## datapath
module datapath (
    part,
    clock,
    value,
    positive,
    reset,
    counter,
    result
);
Size in the first run: roughly 2,900 cells after synthesis, about 32 flip-flops, ~24,000 µm² of cells after synthesis.
clock: 21.6 ns
lec_check: 0
abc_area: 1
cap_margin: 20
core_margin: 2
core_utilization: 72
cts_cluster_diameter: 387
setup_slack_margin: 2.99
slew_margin: 20
run.sh (not shown) runs the stock make flow with config.mk's settings and CLKGATE_MAP_FILE=.
The baseline ended with an error in global routing (5_1_grt) with GRT-0116.
Next try:
- ABC_AREA: 1 -> default
- CORE_UTILIZATION: 72 -> 40
- CTS_CLUSTER_DIAMETER: 387 -> default
- SETUP_SLACK_MARGIN: 2.99 -> default
- clock period: 21.6 -> 40.9 ns (I/O delays scaled with it)
Outcome: Now the flow finished clean. Synthesized area is lower by 4.7%. Synthesized cell count falls by 14%. Die size rises by about 70%.

* * *

run 1:
Starting RTL as in the previous note.
export LEC_CHECK = 0
export CAP_MARGIN = 40
export CORE_MARGIN = 2
export CORE_UTILIZATION = 72
export CTS_CLUSTER_DIAMETER = 372
export CTS_CLUSTER_SIZE = 36
export GPL_TIMING_DRIVEN = 1
export HOLD_SLACK_MARGIN = -0.09
export MAX_ROUTING_LAYER = met4
export PLACE_DENSITY = 0.64
export SETUP_SLACK_MARGIN = -1.3
export SLEW_MARGIN = 40
export TNS_END_PERCENT = 40
create_clock -name core_clock -period 17.7 [get_ports {clock}]
The log for run 1 ends in global routing with error GRT-0232, so the run never completed.
The following lists how run 2 was set up differently from run 1:
Settings: removing CTS_CLUSTER_SIZE (formerly 36); removing TNS_END_PERCENT (formerly 40); removing PLACE_DENSITY (formerly 0.64); changing CAP_MARGIN from 40 to 20; removing CTS_CLUSTER_DIAMETER (formerly 372); removing MAX_ROUTING_LAYER (formerly met4); changing CORE_UTILIZATION from 72 to 10; removing HOLD_SLACK_MARGIN (formerly -0.09); removing SETUP_SLACK_MARGIN (formerly -1.3); changing SLEW_MARGIN from 40 to 20; removing GPL_TIMING_DRIVEN (formerly 1); changing the clock period (ns, I/O delays scaled along) from 17.7 to 58.6.
Notes after the runs:
Run 2 did not stop at any stage, and its layout met the timing, design-rule and antenna checks.
Summary of run 2 over run 1: total setup buffers inserted after CTS went down 30, area enclosed by the die boundary went up 0.20 mm2, number of gates resized after cts went down 187.
Setup changes, run 2 to run 3
Settings: setting CTS_CLUSTER_DIAMETER to 38 for the first time; changing CORE_UTILIZATION from 10 to 71; setting CTS_CLUSTER_SIZE to 31 for the first time; changing the clock period (ns, I/O delays scaled along) from 58.6 to 37.2.
Notes after the runs:
- [run 3] flow finished | final checks: failed | reasons: negative setup slack
- Compared with run 2, run 3 shows a higher worst hold margin.
- Area growth from synthesis to layout: run 3 and run 2 compared, lower one is run 2
- For the met3 track demand over resource in global routing, run 3 came in 4.0 points higher than run 2 did.
- Against run 2 as the reference, run 3 delivers a higher share of the core filled with cells in the final layout.
- Wire length on met2 delta for run 3 relative to run 2: 2400 um higher
- Relative to run 2, the critical path depth of run 3 is higher by 8.
- The standard cells in run 3 occupy more silicon area than those in run 2 do.
- Detailed-route wire length for run 3: 6200 um up relative to run 2
## Diff of input files: run 4 against run 3
Settings: changing CORE_UTILIZATION from 71 to 40; removing CTS_CLUSTER_DIAMETER (formerly 38); removing CTS_CLUSTER_SIZE (formerly 31); changing the clock period (ns, I/O delays scaled along) from 37.2 to 42.0.
- Status | run 4 and run 3 | clean except run 3
- _66[15] as the capturing element of the worst setup path was reported by run 3, and _66[13] by run 4.
- First-pass GRT wire length improves in run 4 relative to run 3.
- Diff run 4 and run 3: chip footprint lower in run 3
- Run 4 has sequential share of layout area above what run 3 had.
- Diff run 4 and run 3: via count lower in run 4
- Number of placed instances with taps included (run 4 vs. run 3) increases slightly
- Going from run 3 to run 4, global-route total usage across every layer shrinks by 19 points.

* * *

Setup of run A:
The RTL this note starts from:
==> flow/design.v <==
module datapath (
    part,
    clock,
    value,
    positive,
    reset,
    counter,
    result
);
    input part;
    input clock;
    input [15:0] value;
    input positive;
    input reset;
    output [15:0] counter;
    output [15:0] result;
    wire [15:0] _65 = 16'b0000000000000000;
    wire [15:0] _64 = 16'b0000000000000000;
    wire _102;
    wire _100;
    wire _101;
    wire _103;
    wire [15:0] _104;
    wire _96;
    wire _92;
    wire _93;
    wire _90;
    wire _91;
    wire _94;
    wire _95;
    wire _97;
    wire [15:0] _98;
    wire _86;
    wire _84;
    wire _81;
    wire _82;
    wire _79;
    wire _80;
    wire _83;
    wire _85;
    wire _87;
    wire [15:0] _88;
    wire [41:0] _73 = 42'b000000000000000000000010100011110101110001;
    wire [25:0] _71 = 26'b00000000000000000000000000;
    wire [41:0] _72;
    wire [83:0] _74;
    wire [57:0] _75;
    wire [25:0] _70 = 26'b00000000000000000000000000;
    wire [83:0] _76;
    wire [15:0] _77;
    wire [15:0] _78;
    wire [15:0] _89;
    wire [15:0] _99;
    wire [15:0] _105;
    wire [15:0] _67 = 16'b0000000000000001;
    wire [15:0] _68;
    wire [15:0] _62 = 16'b0000000000000000;
    wire [15:0] _58 = 16'b0000000001100100;
    wire [41:0] _53 = 42'b000000000000000000000010100011110101110001;
    wire [25:0] _51 = 26'b00000000000000000000000000;
    wire [41:0] _52;
    wire [83:0] _54;
    wire [57:0] _55;
    wire [25:0] _50 = 26'b00000000000000000000000000;
    wire [83:0] _56;
    wire [15:0] _57;
    wire [31:0] _59;
    wire [15:0] _60;
    wire [15:0] _48 = 16'b0000000000110010;
    wire [15:0] _44 = 16'b0000000001100100;
    wire [41:0] _39 = 42'b000000000000000000000010100011110101110001;
    wire [25:0] _37 = 26'b00000000000000000000000000;
    wire [41:0] _38;
    wire [83:0] _40;
    wire [57:0] _41;
    wire [25:0] _36 = 26'b00000000000000000000000000;
    wire [83:0] _42;
    wire [15:0] _43;
    wire [31:0] _45;
    wire [15:0] _46;
    wire [15:0] _34;
    wire [15:0] _29 = 16'b0000000001100100;
    wire [41:0] _24 = 42'b000000000000000000000010100011110101110001;
    wire [25:0] _22 = 26'b00000000000000000000000000;
    wire [41:0] _23;
    wire [83:0] _25;
    wire [57:0] _26;
    wire [25:0] _21 = 26'b00000000000000000000000000;
    wire [83:0] _27;
    wire [15:0] _28;
    wire [31:0] _30;
    wire [15:0] _31;
    wire [15:0] _32;
    wire [15:0] _19 = 16'b0000000001100100;
    wire [15:0] _20;
    wire [15:0] _33;
    wire [15:0] _35;
    wire [15:0] _47;
    wire [15:0] _49;
    wire [15:0] _61;
    wire _63;
    wire [15:0] _69;
    wire _2;
    wire [15:0] _106;
    wire [15:0] _107;
    wire [15:0] _3;
    reg [15:0] _66;
    wire vdd = 1'b1;
    wire [15:0] _16 = 16'b0000000000000000;
    wire [15:0] _15 = 16'b0000000000000000;
    wire _6;
    wire [15:0] _137 = 16'b0000000000110010;
    wire [15:0] _133 = 16'b0000000001100100;
    wire [41:0] _128 = 42'b000000000000000000000010100011110101110001;
    wire [25:0] _126 = 26'b00000000000000000000000000;
    wire [41:0] _127;
    wire [83:0] _129;
    wire [57:0] _130;
    wire [25:0] _125 = 26'b00000000000000000000000000;
    wire [83:0] _131;
    wire [15:0] _132;
    wire [31:0] _134;
    wire [15:0] _135;
    wire [15:0] _123;
    wire [15:0] _118 = 16'b0000000001100100;
    wire [41:0] _113 = 42'b000000000000000000000010100011110101110001;
    wire [25:0] _111 = 26'b00000000000000000000000000;
    wire [41:0] _112;
    wire [83:0] _114;
    wire [57:0] _115;
    wire [25:0] _110 = 26'b00000000000000000000000000;
    wire [83:0] _116;
    wire [15:0] _117;
    wire [31:0] _119;
    wire [15:0] _120;
    wire [15:0] _8;
    wire [15:0] _121;
    wire [15:0] _108 = 16'b0000000001100100;
    wire [15:0] _109;
    wire [15:0] _122;
    wire _10;
    wire [15:0] _124;
    wire [15:0] _136;
    wire _12;
    wire [15:0] _138;
    wire [15:0] _13;
    reg [15:0] _18;
    assign _102 = _49 == _62;
    assign _100 = _18 == _62;
    assign _101 = ~ _100;
    assign _103 = _101 & _102;
    assign _104 = _103 ? _67 : _62;
    assign _96 = _49 < _18;
    assign _92 = _49 == _62;
    assign _93 = ~ _92;
    assign _90 = _18 == _62;
    assign _91 = ~ _90;
    assign _94 = _91 & _93;
    assign _95 = _94 & _10;
    assign _97 = _95 & _96;
    assign _98 = _97 ? _67 : _62;
    assign _86 = _18 < _49;
    assign _84 = ~ _10;
    assign _81 = _49 == _62;
    assign _82 = ~ _81;
    assign _79 = _18 == _62;
    assign _80 = ~ _79;
    assign _83 = _80 & _82;
    assign _85 = _83 & _84;
    assign _87 = _85 & _86;
    assign _88 = _87 ? _67 : _62;
    assign _72 = { _71, _8 };
    assign _74 = _72 * _73;
    assign _75 = _74[83:26];
    assign _76 = { _70, _75 };
    assign _77 = _76[15:0];
    assign _78 = _66 + _77;
    assign _89 = _78 + _88;
    assign _99 = _89 + _98;
    assign _105 = _99 + _104;
    assign _68 = _66 + _67;
    assign _52 = { _51, _49 };
    assign _54 = _52 * _53;
    assign _55 = _54[83:26];
    assign _56 = { _50, _55 };
    assign _57 = _56[15:0];
    assign _59 = _57 * _58;
    assign _60 = _59[15:0];
    assign _38 = { _37, _35 };
    assign _40 = _38 * _39;
    assign _41 = _40[83:26];
    assign _42 = { _36, _41 };
    assign _43 = _42[15:0];
    assign _45 = _43 * _44;
    assign _46 = _45[15:0];
    assign _34 = _18 + _32;
    assign _23 = { _22, _8 };
    assign _25 = _23 * _24;
    assign _26 = _25[83:26];
    assign _27 = { _21, _26 };
    assign _28 = _27[15:0];
    assign _30 = _28 * _29;
    assign _31 = _30[15:0];
    assign _32 = _8 - _31;
    assign _20 = _18 + _19;
    assign _33 = _20 - _32;
    assign _35 = _10 ? _34 : _33;
    assign _47 = _35 - _46;
    assign _49 = _12 ? _48 : _47;
    assign _61 = _49 - _60;
    assign _63 = _61 == _62;
    assign _69 = _63 ? _68 : _66;
    assign _2 = part;
    assign _106 = _2 ? _105 : _69;
    assign _107 = _12 ? _62 : _106;
    assign _3 = _107;
    always @(posedge _6) begin
        _66 <= _3;
    end
    assign _6 = clock;
    assign _127 = { _126, _124 };
    assign _129 = _127 * _128;
    assign _130 = _129[83:26];
    assign _131 = { _125, _130 };
    assign _132 = _131[15:0];
    assign _134 = _132 * _133;
    assign _135 = _134[15:0];
    assign _123 = _18 + _121;
    assign _112 = { _111, _8 };
    assign _114 = _112 * _113;
    assign _115 = _114[83:26];
    assign _116 = { _110, _115 };
    assign _117 = _116[15:0];
    assign _119 = _117 * _118;
    assign _120 = _119[15:0];
    assign _8 = value;
    assign _121 = _8 - _120;
    assign _109 = _18 + _108;
    assign _122 = _109 - _121;
    assign _10 = positive;
    assign _124 = _10 ? _123 : _122;
    assign _136 = _124 - _135;
    assign _12 = reset;
    assign _138 = _12 ? _137 : _136;
    assign _13 = _138;
    always @(posedge _6) begin
        _18 <= _13;
    end
    assign counter = _18;
    assign result = _66;
endmodule
make LEC_CHECK=0 ABC_AREA=1 CAP_MARGIN=20 CORE_MARGIN=2 CORE_UTILIZATION=72 CTS_CLUSTER_DIAMETER=387 CTS_CLUSTER_SIZE=93 PLACE_DENSITY=0.4 SETUP_SLACK_MARGIN=2.48 SLEW_MARGIN=20 finish   # period 21.6 ns
Stage in which a tool error killed run A: 5_1_grt.
diff inputs: run A => run B
- removing SETUP_SLACK_MARGIN (formerly 2.48)
- removing CTS_CLUSTER_DIAMETER (formerly 387)
- removing PLACE_DENSITY (formerly 0.4)
- removing CTS_CLUSTER_SIZE (formerly 93)
- changing CORE_UTILIZATION from 72 to 50
- removing ABC_AREA (formerly 1)
- changing the clock period (ns, I/O delays scaled along) from 21.6 to 36.7
Results
Run B: all stages done; final checks FAILED (setup timing). Any difference in total of hold buffers inserted after clock tree synthesis between run B and run A is small enough to ignore. Diff run A and run B: post-placement worst setup slack lower in run A. Area reported by Yosys stat: run B vs run A down about 4.7%. Compared with run A, run B shows a floorplan core area that is 13000 µm² higher. Relative to run A, half-perimeter wire length after placement has decreased by 16000 µm in run B. Cell area after placement is higher on run A.
> inputs changed (run B -> run C)
- a change of CORE_UTILIZATION from 50 to 40
- a change of the clock period (ns, I/O delays scaled along) from 36.7 to 35.4
Results
From the logs: run C reached the end of the flow and failed the layout checks with setup timing.
On detailed-placement wirelength estimate: between run B and run C, it ends up lower for run B.
When the final numbers for run B and run C were put side by side, the utilization of the core after routing turned out to be greater in run B.
The following lists how run D was set up differently from run C:
- TNS_END_PERCENT now 15, previously not set
- CTS_CLUSTER_DIAMETER now 392, previously not set
- CTS_CLUSTER_SIZE now 100, previously not set
- the clock period (ns, I/O delays scaled along) now 42.0, was 35.4
==> results <==
On final worst-path cycle share: run D sits below run C. For filler-free cell count of the finished design, dividing the value from run D by the value from run C gives 0.871. Going from run C to run D, area added between synthesis and finish dropped 21 points; non-clock buffer count went down about 80%. From run C to run D the numbers moved as follows: detailed-route wire length per cell higher, synthesized cell count roughly the same, accumulated negative setup slack higher, number of cells traversed by the worst register-to-register path lower, utilization lower. Going from run C to run D, the worst endpoint data arrival time was found to have gone up by 3.93 ns. Run D ended with every stage complete and zero timing, DRC or antenna violations. In run C the implementation ran to completion but is not tape-out ready, as the final checks report setup timing. Run D ended with less area of the multi-input gates than run C.
The inputs of run E differ from those of run D as listed below.
- CTS_CLUSTER_DIAMETER removed (was 392)
- ABC_AREA newly set to 1
- CELL_PAD_IN_SITES_GLOBAL_PLACEMENT newly set to 1
- TNS_END_PERCENT removed (was 15)
- CTS_CLUSTER_SIZE removed (was 100)
Results
Run E reached the end of the flow, and the finished layout is clean on the timing, design-rule and antenna checks. Of run D and run E, the lower minimum setup slack in the final design belongs to run D. Changes observed in run E relative to run D: simple-gate share of the synthesized area moved up, sequential share of layout area level, die height moved up. Changes observed in run E relative to run D: number of cells in Yosys stat rose 417, relative area of non-clock buffer cells in the final design saw a decrease. Final instance area: lower on run D.
